==> flow/design.v <==
module branch_history_register #(parameter M = 4) (
    input logic clk,
    input logic reset,
    input logic branch_outcome,   
    output logic [M-1:0] bhr_out  
);
    always_ff @(posedge clk or posedge reset) begin
        if (reset) 
            bhr_out <= 0;  
        else 
            bhr_out <= {bhr_out[M-2:0], branch_outcome};  
    end
endmodule
module mnk_bit_predictor #(parameter K = 4,
                        parameter N = 2,
                        parameter M = 4
                        ) (
    input logic clk,
    input logic reset,
    input logic [K-1:0] index,
    input logic [M-1:0] bhr_in,
    input logic branch_outcome,        
    output logic prediction            
);
    logic [N-1:0] pht [((1<<K)*(1<<M))-1:0];  
    logic [K + M -1:0] new_index;
    assign new_index = {bhr_in,index};
    assign prediction = pht[new_index][N-1];
    always_ff @(posedge clk , posedge reset) begin
        if (reset) begin
            for (int i = 0; i < (1<<K)*(1<<M); i++)
                pht[i] <= 0;  
        end
        else begin
            if (branch_outcome) begin
                if (~(&pht[new_index]))
                    pht[new_index] <= pht[new_index] + 1;
            end
            else begin
                if (pht[new_index] > 0)
                    pht[new_index] <= pht[new_index] - 1;
            end
        end
    end
endmodule
module predictor_top #(parameter M = 3, parameter K = 4, parameter N = 3) (
    input logic clk,
    input logic reset,
    input logic [K-1:0] index,
    input logic branch_outcome,  
    output logic prediction,      
    output logic success
);
    logic [M-1:0] bhr_out;      
    branch_history_register #(M) bhr_inst (
        .clk(clk),
        .reset(reset),
        .branch_outcome(branch_outcome),
        .bhr_out(bhr_out)
    );
    mnk_bit_predictor #(K, N, M) pht_inst (
        .clk(clk),
        .reset(reset),
        .index(index),
        .bhr_in (bhr_out),
        .branch_outcome(branch_outcome),
        .prediction(prediction)
    );
    always_comb  begin
        if (prediction == branch_outcome)
        begin success = 1; end
        else begin
        success = 0;
        end
    end 
endmodule
==> flow/run.sh <==
#!/bin/bash
# the make line also repeats each setting of config.mk as NAME=value (left out here)
make -C /OpenROAD-flow-scripts/flow DESIGN_CONFIG=/design/flow/config.mk WORK_HOME=/design/flow/orfs CLKGATE_MAP_FILE= finish
==> flow/config.mk <==
export PLATFORM = sky130hd
export DESIGN_NAME = predictor_top
export DESIGN_NICKNAME = predictor_top
export VERILOG_FILES = /design/flow/design.v
export SDC_FILE = /design/flow/constraint.sdc
export NUM_CORES = 4
export LEC_CHECK = 0
export ABC_AREA = 1
export CAP_MARGIN = 35
export CORE_MARGIN = 2
export CORE_UTILIZATION = 70
export CTS_CLUSTER_SIZE = 41
export MAX_ROUTING_LAYER = met5
export SLEW_MARGIN = 20
export TNS_END_PERCENT = 80
==> flow/constraint.sdc <==
create_clock -name core_clock -period 4.56 [get_ports {clk}]
set_input_delay 0.9120 -clock core_clock [delete_from_list [all_inputs] [get_ports {clk}]]
set_output_delay 0.9120 -clock core_clock [all_outputs]
set_load 0.01 [all_outputs]
==> load_flow_metrics.sql, run 1 <==
-- load yosys + openroad results
INSERT INTO impl_metrics (metric_group, metric, value, unit) VALUES
('final_timing', 'hold_violations', '0', ''),
('floorplan', 'core.rowCount', '62', ''),
('critical_path', 'cp_data_required_time', '3.65', 'ns'),
('power', 'power_switching', '3.20', 'mW'),
('hold_path', 'whs_endpoint', 'pht_inst.pht[124][1]$_DFFE_PP0P_', ''),
('critical_path', 'critical_path.slowest_cell', 'clkdlybuf4s50_1', ''),
('finish', 'ff_latch_area', '9680', 'sq um'),
('critical_path', 'largest_driver_fanout_on_the_critical_path', '6', ''),
('final_timing', 'fmax', '225', 'MHz'),
('finish', 'final-comb-area', '9670', 'sq um'),
('clocking', 'clk_transition_reported_paths', '0.06', 'ns'),
('critical_path', 'cp_top_family', 'buffers and inverters', ''),
('detailed_routing', 'viasPerCell', '5.87', ''),
('power', 'p_seq', '4.42', 'mW'),
('global_route', 'grt_antenna_before_repair', '1', ''),
('finish', 'layout.filler_cells', '1874', ''),
('power', 'pwr.group.clock', '3.40', 'mW'),
('logic_synthesis', 'synthAoiAreaFrac', '0.122', '%'),
('critical_path', 'worst_setup_path_category', 'input port to output port', ''),
('status', 'status', 'finished clean', ''),
('critical_path', 'ff2ff_path_depth', '19', ''),
('final_timing', 'final_max_slew_viol_count', '0', ''),
('final_timing', 'rsz_0062_raised_after_global_routing', 'no', ''),
('detailed_routing', 'routed_wirelength', '62.8', 'mm'),
('final_timing', 'finalClockPeriodUsage', '97.5', '%'),
('clocking', 'clk-insertion-delay-late', '0.55', 'ns'),
('power', 'power.internal', '6.71', 'mW'),
('detailed_routing', 'postRouteAntennaNets', '0', ''),
('power', 'largestPowerGroup', 'sequential cells', ''),
('detailed_routing', 'drtIter0Drc', '2561', ''),
('detailed_routing', 'route.detailed.wl_per_inst', '17.5', 'um'),
('global_route', 'global_route.overflow_total', '0', ''),
('clocking', 'cts.sinks', '387', ''),
('logic_synthesis', 'netlist.area_leader.share', '47.4', '%'),
('placement', 'finalWeightedCongestion', '0.951', ''),
('logic_synthesis', 'synth_warn', '4', ''),
('power', 'clkPwrFrac', '34.2', '%'),
('floorplan', 'floorplan.io_pins', '9', ''),
('logic_synthesis', 'async_flop_share', '100', '%'),
('floorplan', 'floorplan.core_area', '28700', 'sq um'),
('global_route', 'grtUsageTotal', '41.7', '%'),
('final_timing', 'holdWs', '0.471', 'ns'),
('final_timing', 'layout_min_cycle_time', '4.45', 'ns'),
('hold_path', 'min-delay-path-class', 'register to register', ''),
('placement', 'half_perimeter_wire_length_after_placement', '40.7', 'mm'),
('clocking', 'cts_setup_buffers', '0', ''),
('critical_path', 'buffers_and_inverters_on_the_worst_path', '5', ''),
('placement', 'dp.cells', '3515', ''),
('final_timing', 'setup_viols_final', '0', ''),
('clocking', 'cts_htree_levels', '2', ''),
('power', 'power_switching_share', '32.3', '%'),
('critical_path', 'critical_path.max_stage_delay', '0.52', 'ns'),
('logic_synthesis', 'flop_cell', 'dfrtp_1', ''),
('critical_path', 'critical_path_arrival', '3.53', 'ns'),
('logic_synthesis', 'post_synth_tally_of_flip_flops_with_integrated_enable', '0', ''),
('logic_synthesis', 'ys_top_cells_by_count', 'nand2_1, nand3_1, nor2_1', ''),
('floorplan', 'die-area', '30600', 'sq um'),
('logic_synthesis', 'yosys.stat.chipArea', '20400', 'sq um'),
('logic_synthesis', 'postSynthSeqShare', '47.4', '%'),
('critical_path', 'path_depth', '16', ''),
('critical_path', 'crit_path_frequent_cell', 'nand2_1', ''),
('logic_synthesis', 'synth.area.top_cells', 'dfrtp_1, nand2_1, nand3_1', ''),
('critical_path', 'worstSetupEndpointType', 'output port', ''),
('logic_synthesis', 'synth.yosys.num_cells', '3030', ''),
('clocking', 'cts_tree', 'done', ''),
('critical_path', 'r2r-start', 'bhr_inst.bhr_out[0]$_DFF_PP0_', ''),
('critical_path', 'worst_setup_path_endpoint', 'prediction', ''),
('critical_path', 'setup.worst_path.start', 'index[2]', ''),
('hold_path', 'holdPathStages', '2', ''),
('power', 'seqPwrFrac', '44.6', '%'),
('run', 'openroad.warnings', '32', '');
per-stage QoR:
| stage | TNS (ns) | power [mW] | util, % | area, sq um | worst slack [ns] |
|---|---|---|---|---|---|
| 2_1_floorplan | -602.15 | 5.59 | - | 20400 | -1.56 |
| 3_3_place_gp | -38.34 | 6.41 | 78.1 | 22400 | -0.392 |
| 3_5_place_dp | -60.64 | 6.47 | 78.2 | 22400 | -0.403 |
| 4_1_cts | 0 | 9.86 | 83.3 | 23900 | 0.0529 |
| 5_1_grt | 0 | 10.3 | 83.4 | 23900 | 0.0141 |
| 6_report | 0 | 9.92 | 83.4 | 23900 | 0.113 |
timing repair:
item / CTS / global route
hold endpoints to repair: 0 / 0
hold buffers: 0 / 0
pin swaps: 2 / 0
setup endpoints to repair: 2 / 2
resized: 48 / 12
per-layer routing:
metal | vias to the layer above | wire length (um) | global-route usage, %
li1 | 9687 | - | -
met1 | 9670 | 23300 | 52.4
met2 | 1377 | 29100 | 67.0
met3 | 312 | 6530 | 8.90
met4 | 2 | 3790 | 24.2
met5 | - | 9 | 0
cell type report:
class                           instances  area share, %
Clock buffer                           57           5.05
Timing Repair Buffer                  227           9.01
Sequential cell                       387           40.4
Tap cell                              384           2.01
Antenna cell                            1         0.0105
Multi-Input combinational cell       2362           40.4
Inverter                              155           2.45
Clock inverter                         14          0.632
==> inputs of run 2 (changes only) <==
- ABC_AREA: 1 -> not set
- CAP_MARGIN: 35 -> 20
- CORE_UTILIZATION: 70 -> 40
- CTS_CLUSTER_SIZE: 41 -> not set
- MAX_ROUTING_LAYER: met5 -> not set
- PLACE_DENSITY: not set -> 0.6
- SETUP_SLACK_MARGIN: not set -> -0.31
- TNS_END_PERCENT: 80 -> not set
- clock period: 4.56 -> 5.92 ns (I/O delays scaled with it)
==> run 2 against run 1 <==
  * The layout now fails its checks (setup timing)
  * Wire length increased by 42%
  * Sequential share of layout area increased by 1.4 points
  * Final cell count decreased by 29%
  * Total power decreased by 14%
  * Combinational power decreased by 9%
  * Synthesized area decreased by 4.6%
  * Worst setup slack got worse by 0.22 ns
  * Die size increased by 65%
  * Critical endpoint is now success
  * Largest power group unchanged
  * First-iteration DRC count decreased by 6.2%
  * Sequential cell count unchanged
  * Synthesized cell count decreased by 41%
  * Worst hold slack improved by 0.015 ns
==> load_flow_metrics.sql, run 2 <==
-- load yosys + openroad results
INSERT INTO impl_metrics (metric_group, metric, value, unit) VALUES
('status', 'status', 'failed layout checks', ''),
('status', 'check.faults', 'setup timing', ''),
('power', 'seqPwrFrac', '43.8', '%'),
('power', 'power_switching_share', '32.5', '%'),
('logic_synthesis', 'ys_top_cells_by_count', 'dfrtp_1, mux2_2, o21ai_0', ''),
('logic_synthesis', 'yosysMostFrequentCell', 'dfrtp_1', ''),
('placement', 'finalWeightedCongestion', '1.01', ''),
('power', 'pwr.group.clock', '2.88', 'mW'),
('floorplan', 'floorplan.core_util', '40.7', '%'),
('placement', 'dpl_worst_slack', '-0.100', 'ns'),
('critical_path', 'ff2ff_path_depth', '13', ''),
('logic_synthesis', 'synth_nets', '1803', ''),
('critical_path', 'critical_path_arrival', '4.84', 'ns'),
('power', 'clkPwrFrac', '33.8', '%'),
('critical_path', 'path_depth', '12', ''),
('power', 'p_seq', '3.74', 'mW'),
('critical_path', 'largest_driver_fanout_on_the_critical_path', '13', ''),
('logic_synthesis', 'post_synth_tally_of_flip_flops_with_integrated_enable', '0', ''),
('hold_path', 'holdPathStages', '1', ''),
('logic_synthesis', 'postSynthSeqShare', '49.6', '%'),
('clocking', 'cts.hold.buffers_added', '0', ''),
('clocking', 'clk-insertion-delay-late', '0.61', 'ns'),
('final_timing', 'finalClockPeriodUsage', '102', '%'),
('final_timing', 'largest_clock_skew_in_the_final_design', '0.0271', 'ns'),
('clocking', 'cts.sinks', '387', ''),
('global_route', 'global_route.overflow_total', '0', ''),
('critical_path', 'worst_setup_path_endpoint', 'success', ''),
('floorplan', 'die-area', '50600', 'sq um'),
('logic_synthesis', 'synthesis.area', '19500', 'sq um'),
('clocking', 'cts_tree', 'done', ''),
('detailed_routing', 'post-route-drc-count', '0', ''),
('run', 'openroad.warnings', '29', ''),
('logic_synthesis', 'synth_warn', '4', ''),
('detailed_routing', 'ant_diodes', '0', ''),
('logic_synthesis', 'yosys.stat.chipArea', '19500', 'sq um'),
('finish', 'nNetsFinal', '1895', ''),
('placement', 'dp.cells', '2456', ''),
('final_timing', 'final.setup.tns', '-0.103', 'ns'),
('detailed_routing', 'routed-via-count', '16800', ''),
('clocking', 'cts_htree_levels', '2', ''),
('critical_path', 'cp_top_family', 'buffers and inverters', ''),
('placement', 'half_perimeter_wire_length_after_placement', '62.6', 'mm'),
('clocking', 'clock_tree.buffer_depth', '3', ''),
('logic_synthesis', 'mux_share', '16.7', '%'),
('hold_path', 'hold_start', 'pht_inst.pht[98][1]$_DFFE_PP0P_', ''),
('logic_synthesis', 'yosys.area_share.xor_xnor', '0.135', '%'),
('logic_synthesis', 'ys_top_logic_family', 'multiplexers', ''),
('final_timing', 'setup_ws', '-0.103', 'ns'),
('logic_synthesis', 'synth.yosys.num_cells', '1795', ''),
('power', 'static-leakage-power', '10.1', 'nW'),
('power', 'power.ir.vdd_worst', '0.236', 'mV'),
('floorplan', 'core.rowCount', '80', ''),
('critical_path', 'startpoint_type', 'input port', ''),
('finish', 'instances_no_fill', '2536', ''),
('power', 'power.internal', '5.75', 'mW'),
('clocking', 'clock_tree.root_cell', 'clkbuf_16', ''),
('detailed_routing', 'drtIter0Drc', '2401', ''),
('critical_path', 'crit_path_frequent_cell', 'buf_4', ''),
('logic_synthesis', 'netlist.area_leader.share', '49.6', '%'),
('global_route', 'grt_antenna_before_repair', '2', ''),
('global_route', 'grtUsageTotal', '35.7', '%'),
('global_route', 'grt_pass1_wl', '127', 'mm'),
('final_timing', 'layout_min_cycle_time', '6.02', 'ns'),
('floorplan', 'floorplan.io_pins', '9', ''),
('logic_synthesis', 'synthCells', '1795', ''),
('logic_synthesis', 'yosys_register_bits', '387', ''),
('power', 'power_per_cell_area', '368', 'nW/um^2'),
('logic_synthesis', 'ys_sh_adder', '0.103', '%'),
('final_timing', 'fmax', '166', 'MHz'),
('logic_synthesis', 'synth.area.top_cells', 'dfrtp_1, mux2_2, o21ai_0', ''),
('global_route', 'first_global_vias', '16500', ''),
('power', 'largestPowerGroup', 'sequential cells', ''),
('logic_synthesis', 'yosys.cell_types.count', '85', ''),
('power', 'power.share.combinational', '22.4', '%'),
('hold_path', 'whs_endpoint', 'pht_inst.pht[98][1]$_DFFE_PP0P_', ''),
('detailed_routing', 'postRouteAntennaNets', '0', ''),
('critical_path', 'buffers_and_inverters_on_the_worst_path', '4', ''),
('logic_synthesis', 'synthAoiAreaFrac', '16.0', '%'),
('critical_path', 'reg2reg_slack', '0.80', 'ns'),
('clocking', 'clk_transition_reported_paths', '0.06', 'ns'),
('critical_path', 'cp_data_required_time', '4.74', 'ns'),
('clocking', 'numCtsBuffers', '44', ''),
('final_timing', 'slew-limit-headroom', '24.4', '%'),
('final_timing', 'final_max_slew_viol_count', '0', ''),
('critical_path', 'critical_path.max_stage_delay', '0.58', 'ns'),
('global_route', 'largest_net_degree_at_the_start_of_global_routing', '146', ''),
('detailed_routing', 'routed_wirelength', '89.5', 'mm'),
('run', 'cap_viol_max_count', '0', ''),
('logic_synthesis', 'synthSimpleGateAreaFrac', '12.6', '%'),
('logic_synthesis', 'postSynthAreaPerCell', '10.9', 'sq um'),
('finish', 'layout.filler_cells', '4384', ''),
('logic_synthesis', 'async_flop_share', '100', '%'),
('final_timing', 'tightest_slew', '1.13', 'ns'),
('final_timing', 'holdWs', '0.486', 'ns'),
('final_timing', 'hold_violations', '0', ''),
('detailed_routing', 'drt_first_pass_iters', '5', ''),
('placement', 'port_buffers', '8', ''),
('floorplan', 'die.size.x', '225', 'um'),
('detailed_routing', 'route.detailed.wl_per_inst', '35.3', 'um'),
('floorplan', 'floorplan.core_area', '47900', 'sq um'),
('logic_synthesis', 'synthDominantAreaCellType', 'dfrtp_1', ''),
('power', 'power_switching', '2.77', 'mW'),
('floorplan', 'die.size.y', '225', 'um'),
('critical_path', 'worstSetupEndpointType', 'output port', ''),
('power', 'comb_cell_power', '1.91', 'mW'),
('critical_path', 'r2r-start', 'bhr_inst.bhr_out[0]$_DFF_PP0_', ''),
('critical_path', 'worst_setup_path_category', 'input port to output port', ''),
('detailed_routing', 'viasPerCell', '6.63', ''),
('hold_path', 'min-delay-path-class', 'register to register', ''),
('logic_synthesis', 'flop_cell', 'dfrtp_1', ''),
('critical_path', 'setup.worst_path.start', 'index[1]', ''),
('critical_path', 'critical_path.cell_chain', 'buf_2, buf_4, and2_1, buf_4, a22o_1, a22oi_1, o21ai_0, a2111o_1, nor4b_4, nor2_1, xnor2_1, clkdlybuf4s50_1', ''),
('critical_path', 'critical_path.slowest_cell', 'clkdlybuf4s50_1', ''),
('final_timing', 'setup_viols_final', '1', ''),
('critical_path', 'rr_endpoint', 'pht_inst.pht[74][2]$_DFFE_PP0P_', ''),
('finish', 'layout_area_growth_over_synthesis', '18.7', '%');
[run 2: repair_timing]
item | 4_1_cts | 5_1_grt
gates resized | 0 | 2
endpoints found under the setup margin | 0 | 1
setup buffers | 0 | 0
[run 2: layout make-up]
| type | count | area, sq um | share of cell area [%] |
|---|---|---|---|
| tap | 615 | 769 | 3.32 |
| clock buffer | 66 | 1320 | 5.68 |
| inverter | 15 | 60.1 | 0.259 |
| sequential | 387 | 9690 | 41.8 |
| clock inverter | 14 | 178 | 0.767 |
| multi-input combinational | 1212 | 8950 | 38.6 |
| timing repair buffer | 227 | 2190 | 9.48 |
[run 2: per-stage QoR]
stage / total power [mW] / instance area (sq um) / util (%)
6_report: 8.53 / 23200 / 48.3
3_5_place_dp: 5.63 / 21600 / 45.2
5_1_grt: 8.80 / 23200 / 48.3
3_3_place_gp: 5.59 / 21600 / 45.2
4_1_cts: 8.51 / 23100 / 48.3
2_1_floorplan: 4.66 / 19500 / -
[run 2: routing by layer]
layer | vias to the layer above | part of all wire [%] | track usage, %
met5 | - | 0.016 | 0
met4 | 2 | 6.0 | 18.1
met3 | 250 | 9.5 | 7.54
met2 | 1050 | 43 | 52.6
met1 | 8679 | 42 | 49.5
li1 | 6823 | - | -
==> inputs of run 3 (changes only) <==
- ABC_AREA: not set -> 1
- CELL_PAD_IN_SITES_DETAIL_PLACEMENT: not set -> 2
- CELL_PAD_IN_SITES_GLOBAL_PLACEMENT: not set -> 1
- CORE_ASPECT_RATIO: not set -> 0.87
- CORE_MARGIN: 2 -> 4
- CTS_CLUSTER_DIAMETER: not set -> 80
- CTS_CLUSTER_SIZE: not set -> 82
- GPL_ROUTABILITY_DRIVEN: not set -> 0
- GPL_TIMING_DRIVEN: not set -> 0
- MAX_ROUTING_LAYER: not set -> met4
- MIN_ROUTING_LAYER: not set -> met2
- PLACE_DENSITY: 0.6 -> not set
- PLACE_DENSITY_LB_ADDON: not set -> 0.26
- SETUP_SLACK_MARGIN: -0.31 -> not set
- TNS_END_PERCENT: not set -> 25
- clock period: 5.92 -> 5.9 ns (I/O delays scaled with it)
==> run 3 against run 2 <==
  * Die size up 8.4%
  * Synthesized area up 4.8%
  * Synthesized cell count up 69%
  * The flow now stops in 5_1_grt
==> load_flow_metrics.sql, run 3 <==
-- load yosys + openroad results
INSERT INTO impl_metrics (metric_group, metric, value, unit) VALUES
('status', 'status', 'stopped before the end', ''),
('status', 'haltStage', '5_1_grt', ''),
('status', 'stop_error', '[ERROR GRT-0116] Global routing finished with congestion. Check the congestion regions in the DRC Viewer.', ''),
('logic_synthesis', 'synth_warn', '4', ''),
('floorplan', 'core.rowCount', '76', ''),
('logic_synthesis', 'ys_sh_adder', '0.0979', '%'),
('clocking', 'numCtsBuffers', '27', ''),
('placement', 'port_buffers', '8', ''),
('logic_synthesis', 'yosys_register_bits', '387', ''),
('placement', 'half_perimeter_wire_length_after_placement', '83.3', 'mm'),
('logic_synthesis', 'netlist.area_leader.share', '47.4', '%'),
('logic_synthesis', 'synth_nets', '3038', ''),
('logic_synthesis', 'yosys.area_share.xor_xnor', '0', '%'),
('logic_synthesis', 'mux_share', '0', '%'),
('logic_synthesis', 'ys_top_cells_by_count', 'nand2_1, nand3_1, nor2_1', ''),
('logic_synthesis', 'synthAoiAreaFrac', '0.122', '%'),
('logic_synthesis', 'synthCells', '3030', ''),
('clocking', 'cts.sinks', '387', ''),
('logic_synthesis', 'synthDominantAreaCellType', 'dfrtp_1', ''),
('placement', 'post_dp_cell_area', '21600', 'sq um'),
('logic_synthesis', 'flop_cell', 'dfrtp_1', ''),
('logic_synthesis', 'yosys.cell_types.count', '17', ''),
('floorplan', 'floorplan.core_area', '50000', 'sq um'),
('floorplan', 'die-area', '54800', 'sq um'),
('floorplan', 'floorplan.core_util', '40.9', '%'),
('logic_synthesis', 'post_synth_tally_of_flip_flops_with_integrated_enable', '0', ''),
('clocking', 'clock_tree.root_cell', 'clkbuf_16', ''),
('logic_synthesis', 'synthesis.area', '20400', 'sq um'),
('logic_synthesis', 'synthSimpleGateAreaFrac', '46.1', '%'),
('logic_synthesis', 'synth.yosys.num_cells', '3030', ''),
('floorplan', 'die.size.x', '250', 'um'),
('global_route', 'global_route.overflow_total', '920', ''),
('floorplan', 'die.size.y', '219', 'um'),
('logic_synthesis', 'yosysMostFrequentCell', 'nand2_1', ''),
('logic_synthesis', 'ys_top_logic_family', 'simple AND/OR/NAND/NOR gates', ''),
('logic_synthesis', 'synth.area.top_cells', 'dfrtp_1, nand2_1, nand3_1', ''),
('logic_synthesis', 'yosys.stat.chipArea', '20400', 'sq um'),
('global_route', 'grtUsageTotal', '90.5', '%'),
('logic_synthesis', 'postSynthAreaPerCell', '6.75', 'sq um'),
('floorplan', 'floorplan.io_pins', '9', ''),
('clocking', 'clock_tree.buffer_depth', '3', ''),
('clocking', 'cts_htree_levels', '1', ''),
('logic_synthesis', 'postSynthSeqShare', '47.4', '%'),
('clocking', 'cts.hold.buffers_added', '0', ''),
('logic_synthesis', 'async_flop_share', '100', '%');
==> run 3: per-stage QoR <==
stage	setup WS, ns	utilization, %	TNS, ns	instances
after floorplan	-0.484	-	-187.28	3030
after global placement	-3.37	42.7	-1635.60	3701
after detailed placement	-2.25	43.2	-440.38	3714
after CTS	0.0689	46.0	0	3768
==> run 3: routing by layer <==
metal,overflow,track usage (%)
met1,-,-
met2,120,91.4
met3,689,97.7
met4,111,77.2
met5,-,-
==> run 3: timing repair <==
item,4_1_cts
pin swaps,1
buffers inserted,4
cloned,0
resized,113
endpoints found under the setup margin,258
==> inputs of run 4 (changes only) <==
- ABC_AREA: 1 -> 0
- CAP_MARGIN: 20 -> 0
- CELL_PAD_IN_SITES_DETAIL_PLACEMENT: 2 -> not set
- CELL_PAD_IN_SITES_GLOBAL_PLACEMENT: 1 -> not set
- CORE_ASPECT_RATIO: 0.87 -> 1.25
- CORE_MARGIN: 4 -> 2
- CORE_UTILIZATION: 40 -> 62
- CTS_CLUSTER_DIAMETER: 80 -> not set
- CTS_CLUSTER_SIZE: 82 -> 84
- GPL_ROUTABILITY_DRIVEN: 0 -> not set
- MAX_ROUTING_LAYER: met4 -> met5
- PLACE_DENSITY_LB_ADDON: 0.26 -> 0.04
- SETUP_SLACK_MARGIN: not set -> 1.56
- TNS_END_PERCENT: 25 -> not set
- clock period: 5.9 -> 9.4 ns (I/O delays scaled with it)
==> run 4 against run 3 <==
  * The run again fails in 5_1_grt
  * Die size decreased by 40%
  * Synthesized cell count decreased by 41%
  * Synthesized area decreased by 4.6%
==> load_flow_metrics.sql, run 4 <==
-- load yosys + openroad results
INSERT INTO impl_metrics (metric_group, metric, value, unit) VALUES
('placement', 'finalWeightedCongestion', '1.47', ''),
('logic_synthesis', 'synth.area.top_cells', 'dfrtp_1, mux2_2, o21ai_0', ''),
('clocking', 'numCtsBuffers', '40', ''),
('logic_synthesis', 'synthAoiAreaFrac', '16.0', '%'),
('clocking', 'clock_tree.buffer_depth', '3', ''),
('global_route', 'global_route.overflow_total', '971', ''),
('logic_synthesis', 'synthesis.area', '19500', 'sq um'),
('clocking', 'cts_htree_levels', '2', ''),
('logic_synthesis', 'netlist.area_leader.share', '49.6', '%'),
('placement', 'half_perimeter_wire_length_after_placement', '66.5', 'mm'),
('logic_synthesis', 'flop_cell', 'dfrtp_1', ''),
('logic_synthesis', 'postSynthAreaPerCell', '10.9', 'sq um'),
('floorplan', 'core.rowCount', '72', ''),
('logic_synthesis', 'synthCells', '1795', ''),
('status', 'stop_error', '[ERROR GRT-0116] Global routing finished with congestion. Check the congestion regions in the DRC Viewer.', ''),
('status', 'haltStage', '5_1_grt', ''),
('floorplan', 'floorplan.core_util', '63.0', '%'),
('logic_synthesis', 'post_synth_tally_of_flip_flops_with_integrated_enable', '0', ''),
('global_route', 'grtUsageTotal', '97.2', '%'),
('placement', 'port_buffers', '6', ''),
('logic_synthesis', 'yosysMostFrequentCell', 'dfrtp_1', ''),
('logic_synthesis', 'synthSimpleGateAreaFrac', '12.6', '%'),
('logic_synthesis', 'yosys_register_bits', '387', ''),
('logic_synthesis', 'ys_sh_adder', '0.103', '%'),
('logic_synthesis', 'mux_share', '16.7', '%'),
('status', 'status', 'stopped before the end', ''),
('logic_synthesis', 'synth_warn', '4', ''),
('logic_synthesis', 'synthDominantAreaCellType', 'dfrtp_1', ''),
('clocking', 'cts.sinks', '387', ''),
('floorplan', 'floorplan.io_pins', '9', ''),
('logic_synthesis', 'ys_top_logic_family', 'multiplexers', ''),
('logic_synthesis', 'postSynthSeqShare', '49.6', '%'),
('clocking', 'clock_tree.root_cell', 'clkbuf_16', ''),
('logic_synthesis', 'synth.yosys.num_cells', '1795', ''),
('floorplan', 'die.size.y', '202', 'um'),
('logic_synthesis', 'yosys.stat.chipArea', '19500', 'sq um'),
('floorplan', 'die.size.x', '163', 'um'),
('logic_synthesis', 'yosys.cell_types.count', '85', ''),
('logic_synthesis', 'yosys.area_share.xor_xnor', '0.135', '%'),
('floorplan', 'die-area', '32900', 'sq um'),
('logic_synthesis', 'ys_top_cells_by_count', 'dfrtp_1, mux2_2, o21ai_0', ''),
('logic_synthesis', 'synth_nets', '1803', ''),
('placement', 'dp.cells', '2227', ''),
('floorplan', 'floorplan.core_area', '31000', 'sq um'),
('logic_synthesis', 'async_flop_share', '100', '%');
==> run 4: repair_timing <==
| action | in CTS |
|---|---|
| endpoints found under the setup margin | 12 |
| pin swaps | 2 |
| resized | 17 |
| hold buffers | 0 |
| hold endpoints to repair | 0 |
| buffers inserted | 1 |
==> run 4: metal layers <==
layer,GRT overflow,GRT usage [%]
met1,-,-
met3,512,105
met4,175,89.4
met5,56,90.5
met2,228,95.6
==> run 4: stage by stage <==
stage | setup slack, ns | setup TNS, ns | cell area, sq um
CTS | 1.58 | 0 | 21900
detailed placement | 0.928 | 0 | 20500
global placement | -0.169 | -25.13 | 20100
floorplan | 2.32 | 0 | 19500
==> inputs of run 5 (changes only) <==
- ABC_AREA: 0 -> not set
- CAP_MARGIN: 0 -> 35
- CORE_ASPECT_RATIO: 1.25 -> not set
- CORE_UTILIZATION: 62 -> 67
- CTS_CLUSTER_SIZE: 84 -> not set
- GPL_TIMING_DRIVEN: 0 -> not set
- MIN_ROUTING_LAYER: met2 -> not set
- PLACE_DENSITY_LB_ADDON: 0.04 -> not set
- SETUP_SLACK_MARGIN: 1.56 -> 0.37
- TNS_END_PERCENT: not set -> 80
- clock period: 9.4 -> 6.04 ns (I/O delays scaled with it)
==> run 5 against run 4 <==
  * The run now finishes clean
  * Die size down 7.3%
  * Synthesized cell count unchanged
  * Synthesized area unchanged
==> load_flow_metrics.sql, run 5 <==
-- load yosys + openroad results
INSERT INTO impl_metrics (metric_group, metric, value, unit) VALUES
('detailed_routing', 'postRouteAntennaNets', '0', ''),
('final_timing', 'largest_clock_skew_in_the_final_design', '0.0269', 'ns'),
('floorplan', 'core.rowCount', '62', ''),
('final_timing', 'rsz_0062_raised_after_global_routing', 'no', ''),
('global_route', 'largest_net_degree_at_the_start_of_global_routing', '159', ''),
('detailed_routing', 'routed-via-count', '17900', ''),
('logic_synthesis', 'synth.area.top_cells', 'dfrtp_1, mux2_2, o21ai_0', ''),
('final_timing', 'layout_min_cycle_time', '5.78', 'ns'),
('critical_path', 'worstSetupEndpointType', 'output port', ''),
('critical_path', 'r2r-start', 'bhr_inst.bhr_out[2]$_DFF_PP0_', ''),
('power', 'power.ir.vdd_worst', '0.310', 'mV'),
('critical_path', 'ff2ff_path_depth', '14', ''),
('hold_path', 'min-delay-path-class', 'register to register', ''),
('clocking', 'clock_tree.root_cell', 'clkbuf_16', ''),
('placement', 'port_buffers', '8', ''),
('critical_path', 'setup.worst_path.start', 'index[0]', ''),
('detailed_routing', 'routed_wirelength', '83.5', 'mm'),
('status', 'status', 'finished clean', ''),
('clocking', 'clk-insertion-delay-late', '0.55', 'ns'),
('clocking', 'cts_htree_levels', '2', ''),
('floorplan', 'floorplan.io_pins', '9', ''),
('clocking', 'cts_tree', 'done', ''),
('power', 'seqPwrFrac', '45.2', '%'),
('finish', 'layout.filler_cells', '1802', ''),
('clocking', 'clock_tree.buffer_depth', '3', ''),
('placement', 'finalWeightedCongestion', '1.09', ''),
('global_route', 'first_global_vias', '17700', ''),
('finish', 'instances_no_fill', '2255', ''),
('clocking', 'cts.sinks', '387', ''),
('logic_synthesis', 'yosys.area_share.xor_xnor', '0.135', '%'),
('global_route', 'grtUsageTotal', '54.9', '%'),
('global_route', 'global_route.overflow_total', '0', ''),
('finish', 'post-route-util', '77.6', '%'),
('logic_synthesis', 'yosys.cell_types.count', '85', ''),
('critical_path', 'worst_setup_path_category', 'input port to output port', ''),
('critical_path', 'worst_setup_path_endpoint', 'success', ''),
('power', 'power_switching', '2.66', 'mW'),
('finish', 'ff_latch_area', '9690', 'sq um'),
('final_timing', 'holdWs', '0.501', 'ns'),
('critical_path', 'critical_path.max_stage_delay', '0.57', 'ns'),
('hold_path', 'holdPathStages', '1', ''),
('critical_path', 'critical_path.slowest_cell', 'clkdlybuf4s50_1', ''),
('power', 'power_switching_share', '32.6', '%'),
('finish', 'nNetsFinal', '1848', ''),
('power', 'largestPowerGroup', 'sequential cells', ''),
('logic_synthesis', 'synthesis.area', '19500', 'sq um'),
('detailed_routing', 'drt_first_pass_iters', '10', ''),
('critical_path', 'cp_top_family', 'buffers and inverters', ''),
('logic_synthesis', 'async_flop_share', '100', '%'),
('clocking', 'cts.hold.buffers_added', '0', ''),
('logic_synthesis', 'yosysMostFrequentCell', 'dfrtp_1', ''),
('floorplan', 'floorplan.core_util', '68.0', '%'),
('placement', 'dp.cells', '2178', ''),
('detailed_routing', 'viasPerCell', '7.94', ''),
('logic_synthesis', 'yosys_register_bits', '387', ''),
('final_timing', 'setup_viols_final', '0', ''),
('floorplan', 'die-area', '30500', 'sq um'),
('power', 'comb_cell_power', '1.81', 'mW'),
('logic_synthesis', 'postSynthAreaPerCell', '10.9', 'sq um'),
('logic_synthesis', 'synthCells', '1795', ''),
('floorplan', 'floorplan.core_area', '28700', 'sq um'),
('critical_path', 'rr_endpoint', 'pht_inst.pht[104][1]$_DFFE_PP0P_', ''),
('logic_synthesis', 'ys_top_logic_family', 'multiplexers', ''),
('logic_synthesis', 'post_synth_tally_of_flip_flops_with_integrated_enable', '0', ''),
('power', 'clkPwrFrac', '32.6', '%'),
('critical_path', 'critical_path_arrival', '4.57', 'ns'),
('critical_path', 'critical_path.cell_chain', 'clkbuf_4, buf_12, and2_2, buf_4, a22o_1, a22oi_1, o21ai_0, a2111o_1, nor4b_4, nor2_2, xnor2_2, clkdlybuf4s50_1', ''),
('placement', 'dpl_worst_slack', '-0.0551', 'ns'),
('clocking', 'numCtsBuffers', '41', ''),
('logic_synthesis', 'flop_cell', 'dfrtp_1', ''),
('critical_path', 'buffers_and_inverters_on_the_worst_path', '4', ''),
('power', 'pwr.group.clock', '2.66', 'mW'),
('logic_synthesis', 'synth_nets', '1803', ''),
('critical_path', 'reg2reg_slack', '1.05', 'ns'),
('floorplan', 'die.size.x', '175', 'um'),
('final_timing', 'finalClockPeriodUsage', '95.7', '%'),
('finish', 'layout_area_growth_over_synthesis', '14.2', '%'),
('critical_path', 'largest_driver_fanout_on_the_critical_path', '23', ''),
('power', 'power_per_cell_area', '366', 'nW/um^2'),
('floorplan', 'die.size.y', '175', 'um'),
('logic_synthesis', 'ys_sh_adder', '0.103', '%'),
('final_timing', 'slew-limit-headroom', '34.9', '%'),
('power', 'power.share.combinational', '22.2', '%'),
('logic_synthesis', 'synth.yosys.num_cells', '1795', ''),
('logic_synthesis', 'mux_share', '16.7', '%'),
('critical_path', 'path_depth', '12', ''),
('run', 'cap_viol_max_count', '0', ''),
('hold_path', 'hold_start', 'pht_inst.pht[89][0]$_DFFE_PP0P_', ''),
('logic_synthesis', 'netlist.area_leader.share', '49.6', '%'),
('finish', 'final-comb-area', '8980', 'sq um'),
('logic_synthesis', 'ys_top_cells_by_count', 'dfrtp_1, mux2_2, o21ai_0', ''),
('placement', 'half_perimeter_wire_length_after_placement', '55.4', 'mm'),
('critical_path', 'startpoint_type', 'input port', ''),
('logic_synthesis', 'synthSimpleGateAreaFrac', '12.6', '%'),
('detailed_routing', 'drtIter0Drc', '3706', ''),
('logic_synthesis', 'yosys.stat.chipArea', '19500', 'sq um'),
('final_timing', 'hold_violations', '0', ''),
('final_timing', 'fmax', '173', 'MHz'),
('logic_synthesis', 'synthDominantAreaCellType', 'dfrtp_1', ''),
('power', 'p_seq', '3.69', 'mW'),
('global_route', 'grt_antenna_before_repair', '4', ''),
('global_route', 'grt_pass1_wl', '120', 'mm'),
('run', 'openroad.warnings', '38', ''),
('final_timing', 'setup_ws', '0.259', 'ns'),
('detailed_routing', 'post-route-drc-count', '0', ''),
('final_timing', 'final_max_slew_viol_count', '0', ''),
('detailed_routing', 'route.detailed.wl_per_inst', '37.0', 'um'),
('power', 'static-leakage-power', '9.77', 'nW'),
('final_timing', 'tightest_slew', '0.976', 'ns'),
('critical_path', 'cp_data_required_time', '4.83', 'ns'),
('logic_synthesis', 'postSynthSeqShare', '49.6', '%'),
('power', 'power.internal', '5.50', 'mW'),
('logic_synthesis', 'synth_warn', '4', ''),
('power', 'total_power', '8.16', 'mW'),
('hold_path', 'whs_endpoint', 'pht_inst.pht[89][0]$_DFFE_PP0P_', ''),
('clocking', 'clk_transition_reported_paths', '0.07', 'ns'),
('logic_synthesis', 'synthAoiAreaFrac', '16.0', '%');
[run 5: timing repair]
action / in CTS / in global routing
pin swaps: 2 / 2
cloned: 0 / 1
resized: 8 / 6
setup endpoints to repair: 2 / 2
buffers inserted: 1 / 0
[run 5: stage by stage]
stage	TNS [ns]	instance area (sq um)
final	0	22300
after detailed placement	-0.0551	20800
after global routing	0	22300
after global placement	-0.0910	20700
after CTS	0	22200
after floorplan	-143.94	19500
[run 5: layout make-up]
cell class / instances / share of cell area [%]
multi-input cells: 1212 / 40.3
inverters: 15 / 0.269
diodes: 2 / 0.0225
clock inverters: 11 / 0.629
clock buffers: 61 / 5.72
repair buffers: 183 / 7.43
flip-flops and latches: 387 / 43.5
well taps: 384 / 2.16
[run 5: routing by layer]
layer | up-vias | routed length, um | part of all wire, % | track usage (%)
met3 | 588 | 13100 | 16 | 23.2
li1 | 6710 | - | - | -
met1 | 8750 | 28200 | 34 | 68.5
met2 | 1848 | 33800 | 40 | 76.9
met5 | - | 104 | 0.12 | 1.60
met4 | 8 | 8330 | 10 | 38.6
Power is estimated from default activity; no workload was simulated.
